## job 3609
## top
module top(
    input logic clk,         
    input logic rst,         
    output logic RGB_R,      
    output logic RGB_G,      
    output logic RGB_B       
);
For scale: ~2,800 cells after synthesis, about 77 flip-flops, about 5 I/O pins, ~20,000 um2 of cells after synthesis.
Settings: LEC_CHECK=0, ABC_AREA=1, CAP_MARGIN=20, CELL_PAD_IN_SITES_GLOBAL_PLACEMENT=3, CORE_MARGIN=5, CORE_UTILIZATION=28, CTS_CLUSTER_SIZE=53, GPL_ROUTABILITY_DRIVEN=0, MIN_ROUTING_LAYER=met2, PLACE_DENSITY=0.66, SETUP_SLACK_MARGIN=-1.19, SLEW_MARGIN=20, TNS_END_PERCENT=95; clock period 12.9 ns.
run.sh (not shown) runs the stock make flow with config.mk's settings and CLKGATE_MAP_FILE=.
### job 3609 -> job 2908
- PLACE_DENSITY: 0.66 -> unset
- CORE_UTILIZATION: 28 -> 40
- SETUP_SLACK_MARGIN: -1.19 -> unset
- ABC_AREA: 1 -> unset
- GPL_ROUTABILITY_DRIVEN: 0 -> unset
- CELL_PAD_IN_SITES_GLOBAL_PLACEMENT: 3 -> unset
- TNS_END_PERCENT: 95 -> unset
- CTS_CLUSTER_SIZE: 53 -> unset
- CORE_MARGIN: 5 -> 2
- MIN_ROUTING_LAYER: met2 -> unset
- the clock period (ns, I/O delays scaled along): 12.9 -> 14.0
[summary]
In the tables for job 3609 and job 2908, floorplan-stage core utilization reads higher with job 2908.
On job 2908: first-pass GRT wire length is 17% lower than what job 3609 gave.
Going from job 3609 to job 2908, the post-route fraction of the period consumed by the critical path was found to have gone down by 3.1 points.
Measured against each other, job 3609 and job 2908 differ in leakage power figure, the lower figure coming from job 2908.
Measured against job 3609, the wire length reported by the detailed router of job 2908 comes out at 0.78 times the reference value.
Mean instance size in the synthesized netlist is lower on job 3609
Re fraction of power spent switching nets: job 3609 was higher than job 2908.
The hold slack in job 2908 was lower than what job 3609 gave.
There was hardly any difference in post-synthesis sequential area ratio between job 2908 and job 3609.
The final reports for job 2908 and job 3609 show area of the mapped netlist higher in the former.
## Diff of input files: job 7143 against job 2908
- setting CTS_CLUSTER_DIAMETER to 154 for the first time
- setting TNS_END_PERCENT to 10 for the first time
- setting CTS_CLUSTER_SIZE to 93 for the first time
Comparing job 7143 against job 2908, there is no change at all in met1 layer usage reported by global route. As far as max-slew violation total from the final report goes, job 7143 and job 2908 are indistinguishable; the numbers are identical. Synthesized cell count delta (job 2908 -> job 7143): insignificant. Any difference in logic gate share of total power between job 7143 and job 2908 is small enough to ignore. Job 7143: no failed stages, no open violations at the end. Reported for job 2908 and job 7143, largest fanout on the critical path turned out identical to the last digit. On total internal power, job 2908 and job 7143 are basically level. Status: fraction of area in clock buffers and inverters parity (job 2908, job 7143).

* * *

== amber ==
top again, from the RTL that the note above started with.
clock: 23.7 ns
lec_check: 0
abc_area: 1
cap_margin: 20
core_aspect_ratio: 0.53
core_margin: 2
core_utilization: 53
cts_cluster_size: 29
gpl_routability_driven: 1
gpl_timing_driven: 0
max_routing_layer: met4
setup_slack_margin: 3.2
slew_margin: 20
tns_end_percent: 20
The following lists how tundra was set up differently from amber:
# amber
export LEC_CHECK = 0
export ABC_AREA = 1
export CAP_MARGIN = 20
export CORE_ASPECT_RATIO = 0.53
export CORE_MARGIN = 2
export CORE_UTILIZATION = 53
export CTS_CLUSTER_SIZE = 29
export GPL_ROUTABILITY_DRIVEN = 1
export GPL_TIMING_DRIVEN = 0
export MAX_ROUTING_LAYER = met4
export SETUP_SLACK_MARGIN = 3.2
export SLEW_MARGIN = 20
export TNS_END_PERCENT = 20
create_clock -name core_clock -period 23.7 [get_ports {clk}]
# tundra
export LEC_CHECK = 0
export CAP_MARGIN = 20
export CORE_MARGIN = 2
export CORE_UTILIZATION = 72
export CTS_CLUSTER_DIAMETER = 391
export SLEW_MARGIN = 20
export TNS_END_PERCENT = 5
create_clock -name core_clock -period 10.6 [get_ports {clk}]
==> comparison <==
The final report for tundra shows a completed flow and a layout that fails verification, specifically negative setup slack. tundra vs amber — overall via count from detail_route rose 19%. On combined area of the multi-input logic cells, the lower figure sits with amber, not tundra. Between tundra and amber, the global-route track usage on met3 is higher for tundra. Diff tundra and amber: worst setup slack lower in tundra. Compared with amber, tundra shows global-route usage over all layers higher by 15 points. In the flow results for tundra and amber, the final area is larger on tundra. Lower layout-stage area growth over the synthesis result was reported by amber, not tundra.
Modified inputs, cedar compared to tundra
# tundra
export LEC_CHECK = 0
export CAP_MARGIN = 20
export CORE_MARGIN = 2
export CORE_UTILIZATION = 72
export CTS_CLUSTER_DIAMETER = 391
export SLEW_MARGIN = 20
export TNS_END_PERCENT = 5
create_clock -name core_clock -period 10.6 [get_ports {clk}]
# cedar
export LEC_CHECK = 0
export CAP_MARGIN = 20
export CORE_MARGIN = 2
export CORE_UTILIZATION = 72
export PLACE_DENSITY_LB_ADDON = 0.0
export SLEW_MARGIN = 20
create_clock -name core_clock -period 11.0 [get_ports {clk}]
[summary]
Met1 layer wirelength in the final routing (cedar vs. tundra) decreases by a few percent. Changes observed in cedar relative to tundra: worst hold slack after final layout saw a decrease, register-to-register slack up 0.63 ns. [diff] setup slack, cedar relative to tundra: improvement. The multi-input combinational gate total was comparable across tundra and cedar. Against tundra, cedar comes in 1 higher on buffering stage count on the worst path with inverters included. From the logs: cedar reached the end of the flow and failed the layout checks with negative setup slack. Going from tundra to cedar, met3 usage in global routing down 3.5 points, final clock period utilization by the worst path dropped 6.0 points, clock share of power dropped 0.7 points.
For xenon, these inputs were changed with respect to cedar:
# cedar
export LEC_CHECK = 0
export CAP_MARGIN = 20
export CORE_MARGIN = 2
export CORE_UTILIZATION = 72
export PLACE_DENSITY_LB_ADDON = 0.0
export SLEW_MARGIN = 20
create_clock -name core_clock -period 11.0 [get_ports {clk}]
# xenon
export LEC_CHECK = 0
export CAP_MARGIN = 5
export CORE_MARGIN = 2
export CORE_UTILIZATION = 72
export CTS_CLUSTER_DIAMETER = 368
export CTS_CLUSTER_SIZE = 36
export PLACE_DENSITY = 0.78
export SETUP_SLACK_MARGIN = -0.76
export SLEW_MARGIN = 20
create_clock -name core_clock -period 11.0 [get_ports {clk}]
==> comparison <==
Of xenon and cedar, it is xenon that has the higher share of the clock period used by the worst path after layout.
xenon vs cedar: fmax down in xenon
In xenon the cell-internal power turned out 0.015 mW lower than in cedar.
On number of distinct library cells after synthesis, xenon and cedar are basically level.
Each of xenon and cedar falls short of a clean finish.
Re core utilization: xenon is 5.7 points down on cedar.
Diff cedar -> xenon: number of logic stages on the critical path including buffering now sits lower, global-route wire length before repair now sits higher.
Of xenon and cedar, it is xenon that has the lower count of buffers added by post-CTS timing repair for setup.
Cell area, xenon and cedar: larger value in cedar
Compared with cedar, xenon shows buffers plus inverters on the worst setup path lower by 2.
| worst setup slack | xenon vs cedar | worse |

* * *

## try-indigo
top again, from the RTL that the note above started with.
==> flow/config.mk <==
export PLATFORM = sky130hd
export DESIGN_NAME = top
export DESIGN_NICKNAME = top
export VERILOG_FILES = /design/flow/design.v
export SDC_FILE = /design/flow/constraint.sdc
export NUM_CORES = 4
export LEC_CHECK = 0
export ABC_AREA = 1
export CAP_MARGIN = 40
export CELL_PAD_IN_SITES_DETAIL_PLACEMENT = 0
export CORE_ASPECT_RATIO = 1.06
export CORE_MARGIN = 2
export CORE_UTILIZATION = 70
export MAX_ROUTING_LAYER = met5
export MIN_ROUTING_LAYER = met1
export PLACE_DENSITY_LB_ADDON = 0.01
export SLEW_MARGIN = 20
==> flow/constraint.sdc <==
create_clock -name core_clock -period 4.29 [get_ports {clk}]
set_input_delay 0.8580 -clock core_clock [delete_from_list [all_inputs] [get_ports {clk}]]
set_output_delay 0.8580 -clock core_clock [all_outputs]
set_load 0.01 [all_outputs]
In the summary table, try-indigo is marked failed, with error GRT-0116 raised in global routing (5_1_grt).
## Diff of input files: try-fjord against try-indigo
diff --git a/flow/config.mk b/flow/config.mk
--- a/flow/config.mk
+++ b/flow/config.mk
@@ -7,3 +7,3 @@
 export LEC_CHECK = 0
-export ABC_AREA = 1
+export ABC_AREA = 0
 export CAP_MARGIN = 40
@@ -12,3 +12,3 @@
 export CORE_MARGIN = 2
-export CORE_UTILIZATION = 70
+export CORE_UTILIZATION = 72
 export MAX_ROUTING_LAYER = met5
Notes after the runs:
try-fjord did not finish: a tool error stopped it during clock tree synthesis (4_1_cts). Compared with try-indigo, in try-fjord post-synthesis cell count now smaller; die footprint went down. Diff try-fjord..try-indigo | post-synthesis async set-or-reset flop share | unchanged. Between try-indigo and try-fjord, the flow reports post-synth design cell area increasing slightly. Changes observed in try-fjord relative to try-indigo: yosys synthesis chip area up about 0.65%, simple-gate share of the synthesized area down 9.5 points, floorplan die height down about 1%, instance area at placement up 610 µm², core region area down 750 µm². For number of placed instances with taps included, dividing the value from try-indigo by the value from try-fjord gives 1.08. In try-fjord relative to try-indigo, number of nets at floorplan had gone down by more than 10%.
Input-level comparison between try-willow and try-fjord:
diff --git a/flow/config.mk b/flow/config.mk
--- a/flow/config.mk
+++ b/flow/config.mk
@@ -10,3 +10,2 @@
 export CELL_PAD_IN_SITES_DETAIL_PLACEMENT = 0
-export CORE_ASPECT_RATIO = 1.06
 export CORE_MARGIN = 2
@@ -15,3 +14,3 @@
 export MIN_ROUTING_LAYER = met1
-export PLACE_DENSITY_LB_ADDON = 0.01
+export PLACE_DENSITY_LB_ADDON = 0.0
 export SLEW_MARGIN = 20
==> flow/constraint.sdc <==
create_clock -name core_clock -period 10.8 [get_ports {clk}]
set_input_delay 2.1600 -clock core_clock [delete_from_list [all_inputs] [get_ports {clk}]]
set_output_delay 2.1600 -clock core_clock [all_outputs]
set_load 0.01 [all_outputs]
### Flow results
- Status try-willow: flow complete, layout not clean - setup timing
- The chip footprint was comparable across try-willow and try-fjord.
- Lower global placer's final weighted congestion goes to try-willow over try-fjord.
- Compared with try-fjord, try-willow shows a width of the die that is about 3% higher.
- try-willow vs. try-fjord: number of nets at floorplan did not really move; vertical die dimension went down; total placed instance area went down.
What try-raven does differently from try-willow at the input level:
diff --git a/flow/config.mk b/flow/config.mk
--- a/flow/config.mk
+++ b/flow/config.mk
@@ -7,3 +7,3 @@
 export LEC_CHECK = 0
-export ABC_AREA = 0
+export ABC_AREA = 1
 export CAP_MARGIN = 40
@@ -11,6 +11,6 @@
 export CORE_MARGIN = 2
-export CORE_UTILIZATION = 72
+export CORE_UTILIZATION = 58
 export MAX_ROUTING_LAYER = met5
 export MIN_ROUTING_LAYER = met1
-export PLACE_DENSITY_LB_ADDON = 0.0
+export PLACE_DENSITY = 0.62
 export SLEW_MARGIN = 20
==> flow/constraint.sdc <==
create_clock -name core_clock -period 7.38 [get_ports {clk}]
set_input_delay 1.4760 -clock core_clock [delete_from_list [all_inputs] [get_ports {clk}]]
set_output_delay 1.4760 -clock core_clock [all_outputs]
set_load 0.01 [all_outputs]
--- outcome ---
- Status for try-raven and try-willow: no clean run
- Complete run, failing final checks: try-raven, reason setup timing.
- Between try-willow and try-raven, the flow reports HPWL reported at the end of detailed placement increasing by a few percent.
- try-raven vs. try-willow: final worst setup slack lower, post-synthesis instance area went down by 0.65%, placed instance area shows an increase of 12%, endpoint arrival time on the critical path -0.86 ns, time the final worst path needs with I/O delays and setup shrank by 0.88 ns.
- Taking try-willow as the reference point, the Yosys chip area of try-raven falls by 0.65%.
- | height of the die | lower: try-willow |
- Compared to try-willow, try-raven has global-route wire length before repair 4500 µm higher.
Edits applied to the flow inputs when going from try-raven to try-sierra:
==> flow/config.mk <==
export PLATFORM = sky130hd
export DESIGN_NAME = top
export DESIGN_NICKNAME = top
export VERILOG_FILES = /design/flow/design.v
export SDC_FILE = /design/flow/constraint.sdc
export NUM_CORES = 4
export LEC_CHECK = 0
export CAP_MARGIN = 20
export CORE_MARGIN = 2
export CORE_UTILIZATION = 29
export SLEW_MARGIN = 20
==> flow/constraint.sdc <==
create_clock -name core_clock -period 13.3 [get_ports {clk}]
set_input_delay 2.6600 -clock core_clock [delete_from_list [all_inputs] [get_ports {clk}]]
set_output_delay 2.6600 -clock core_clock [all_outputs]
set_load 0.01 [all_outputs]
Findings:
try-sierra ran to completion and came out clean on the timing, design-rule and antenna checks. The insertion delay to the later sink of the worst-skew pair reported for try-sierra is smaller than that of try-raven by 0.03 ns. On fmax, the higher figure sits with try-raven, not try-sierra. Going from try-raven to try-sierra, leakage power has decreased, filler cell count in the final layout has increased. The lower sequential power of try-sierra and try-raven is in try-sierra. Looking at post-synthesis simple-gate area fraction across try-sierra and try-raven, the one that comes out lower is try-sierra. Changes observed in try-sierra relative to try-raven: sequential share of layout area went up 1.5 points; worst hold slack went down 0.017 ns.
[inputs] try-maple vs try-sierra
diff --git a/flow/config.mk b/flow/config.mk
--- a/flow/config.mk
+++ b/flow/config.mk
@@ -9,3 +9,4 @@
 export CORE_MARGIN = 2
-export CORE_UTILIZATION = 29
+export CORE_UTILIZATION = 65
+export PLACE_DENSITY = 0.35
 export SLEW_MARGIN = 20
==> flow/constraint.sdc <==
create_clock -name core_clock -period 5.07 [get_ports {clk}]
set_input_delay 1.0140 -clock core_clock [delete_from_list [all_inputs] [get_ports {clk}]]
set_output_delay 1.0140 -clock core_clock [all_outputs]
set_load 0.01 [all_outputs]
## What came out
Diff try-sierra -> try-maple | die size | down by more than half
Number of instances in the placed design on try-maple is up relative to try-sierra.
try-sierra has lower placed standard-cell area than try-maple.
The lower routability congestion estimate from global placement came out of try-sierra.
Diff try-maple..try-sierra | number of levels in the clock H-tree | unchanged
try-maple did not make it past global routing (5_1_grt), where a tool error ended it.
No activity file was given, so power comes from the tool's default toggle rates.
